==> inputs of run a <==
==> flow/design.v <==
module life16(
    input clk,
    input load,
    input [255:0] data,
    output reg [255:0] q);
reg [3:0] sum;    
always @(posedge clk) begin
    if (load) begin q <= data; end
    else begin
        for (integer count = 0 ; count < 256 ; count++) begin
        if (count == 0) begin
            sum = q[1] + q[15] + q[16] + q[17] + q[31] + q[240] + q[241] +  q[255]; 
        end else if (count == 15) begin
            sum = q[14] + q[16] + q[0] + q[31] + q[240] + q[254] + q[30]  + q[255];
        end else if (count == 240) begin
            sum = q[0] + q[1] + q[15] + q[239] + q[241] + q[224] + q[225] + q[255];
        end else if (count == 255) begin
            sum = q[0] + q[14] +  q[15] + q[224] + q[238] + q[240] + q[239] + q[254];
        end else if (count > 0 && count < 15) begin
            sum = q[count -1] + q[count +1] + q[count +16] + q[count +15] + q[count +17] + q[count + 240] + q[count +239] + q[count +241];
        end else if (count % 16 == 0) begin 
            sum = q[count -1] + q[count +1] + q[count +15] + q[count +16] + q[count +17] + q[count -15] + q[count -16] + q[count +31];
        end else if (count % 16 == 15)  begin
            sum = q[count -1] + q[count +1] + q[count +15] + q[count -15]  + q[count +16] + q[count -16] + q[count -17]  + q[count -31];
        end else if (count > 240 && count < 255) begin
            sum = q[count -1] + q[count +1] + q[count - 15] + q[count - 16] + q[count - 17] + q[count - 240] + q[count - 241] + q[count - 239];
        end else begin
            sum = q[count -1] + q[count +1] + q[count -15] + q[count -16]  + q[count -17] + q[count +15] + q[count +16] + q[count +17];
        end
        if ((sum == 0 || sum == 1) || (sum >= 4)) begin
         	q[count] <= 0;
    	end else if (sum == 3) begin
         	q[count] <= 1;
    	end
    end
    end
end
endmodule
==> flow/run.sh <==
#!/bin/bash
# the make line also repeats each setting of config.mk as NAME=value (left out here)
make -C /OpenROAD-flow-scripts/flow DESIGN_CONFIG=/design/flow/config.mk WORK_HOME=/design/flow/orfs CLKGATE_MAP_FILE= finish
==> flow/config.mk <==
export PLATFORM = sky130hd
export DESIGN_NAME = life16
export DESIGN_NICKNAME = life16
export VERILOG_FILES = /design/flow/design.v
export SDC_FILE = /design/flow/constraint.sdc
export NUM_CORES = 4
export LEC_CHECK = 0
export CAP_MARGIN = 20
export CELL_PAD_IN_SITES_GLOBAL_PLACEMENT = 0
export CORE_ASPECT_RATIO = 1.7
export CORE_MARGIN = 2
export CORE_UTILIZATION = 55
export CTS_CLUSTER_SIZE = 34
export GPL_TIMING_DRIVEN = 1
export SLEW_MARGIN = 0
==> flow/constraint.sdc <==
create_clock -name core_clock -period 3.53 [get_ports {clk}]
set_input_delay 0.7060 -clock core_clock [delete_from_list [all_inputs] [get_ports {clk}]]
set_output_delay 0.7060 -clock core_clock [all_outputs]
set_load 0.01 [all_outputs]
==> run b: changes against run a <==
==> flow/config.mk (replaced) <==
export PLATFORM = sky130hd
export DESIGN_NAME = life16
export DESIGN_NICKNAME = life16
export VERILOG_FILES = /design/flow/design.v
export SDC_FILE = /design/flow/constraint.sdc
export NUM_CORES = 4
export LEC_CHECK = 0
export CAP_MARGIN = 35
export CELL_PAD_IN_SITES_GLOBAL_PLACEMENT = 0
export CORE_MARGIN = 2
export CORE_UTILIZATION = 69
export CTS_CLUSTER_SIZE = 34
export GPL_TIMING_DRIVEN = 1
export SETUP_SLACK_MARGIN = 0.91
export SLEW_MARGIN = 15
==> run c: changes against run a <==
==> flow/config.mk (replaced) <==
export PLATFORM = sky130hd
export DESIGN_NAME = life16
export DESIGN_NICKNAME = life16
export VERILOG_FILES = /design/flow/design.v
export SDC_FILE = /design/flow/constraint.sdc
export NUM_CORES = 4
export LEC_CHECK = 0
export CAP_MARGIN = 20
export CORE_MARGIN = 2
export CORE_UTILIZATION = 40
export SLEW_MARGIN = 20
==> flow/constraint.sdc (replaced) <==
create_clock -name core_clock -period 5.0 [get_ports {clk}]
set_input_delay 1.0000 -clock core_clock [delete_from_list [all_inputs] [get_ports {clk}]]
set_output_delay 1.0000 -clock core_clock [all_outputs]
set_load 0.01 [all_outputs]
==> results <==
| metric | run c | run a | run b |
|---|---|---|---|
| Result of the run | timing/DRC/antenna clean | finished with violations | did not finish |
| Failing step | - | - | 5_1_grt |
| Layout check failures | - | negative setup slack | - |
| Sequential cells | 256 | 256 | - |
| Met2 wire len | 78800 um | 85600 um | - |
| Worst min-delay path endpoint | q[2] | q[41] | - |
| Reg-to-reg critical path startpoint | q[8] | q[33] | - |
| Max Clk Rate | 0.229 GHz | 0.254 GHz | - |
| Critical path launch point type | register | register | - |
| Post-route setup slack | 0.628 ns | -0.404 ns | - |
| Routability congestion estimate | 0.872 | 0.914 | 0.963 |
| Beginning of the worst hold path | q[17] | load | - |
| Clk slew on worst S/H paths | 0.06 ns | 0.06 ns | - |
| Minimum setup slack among reg-to-reg paths | 0.63 ns | -0.40 ns | - |
| Actual transition at the worst max-transition pin | 1.02 ns | 0.551 ns | - |
| Cell area after placement | 64600 um2 | 71300 um2 | 70900 um2 |
| Combinational cell area excluding buffers and inverters | 40700 um2 | 43800 um2 | - |
| Final slew viol count | 0 | 0 | - |
| First element of the critical path | q[8] | q[33] | - |
| Data arrival time of the worst path | 4.75 ns | 4.29 ns | - |
| TritonCTS clock tree | done | done | - |
| Max Cap Viol | 0 | 0 | - |
| Detailed Place HPWL | 142000 um | 139000 um | 140000 um |
| Number of optimization iterations in the first detailed-route pass | 7 | 5 | - |
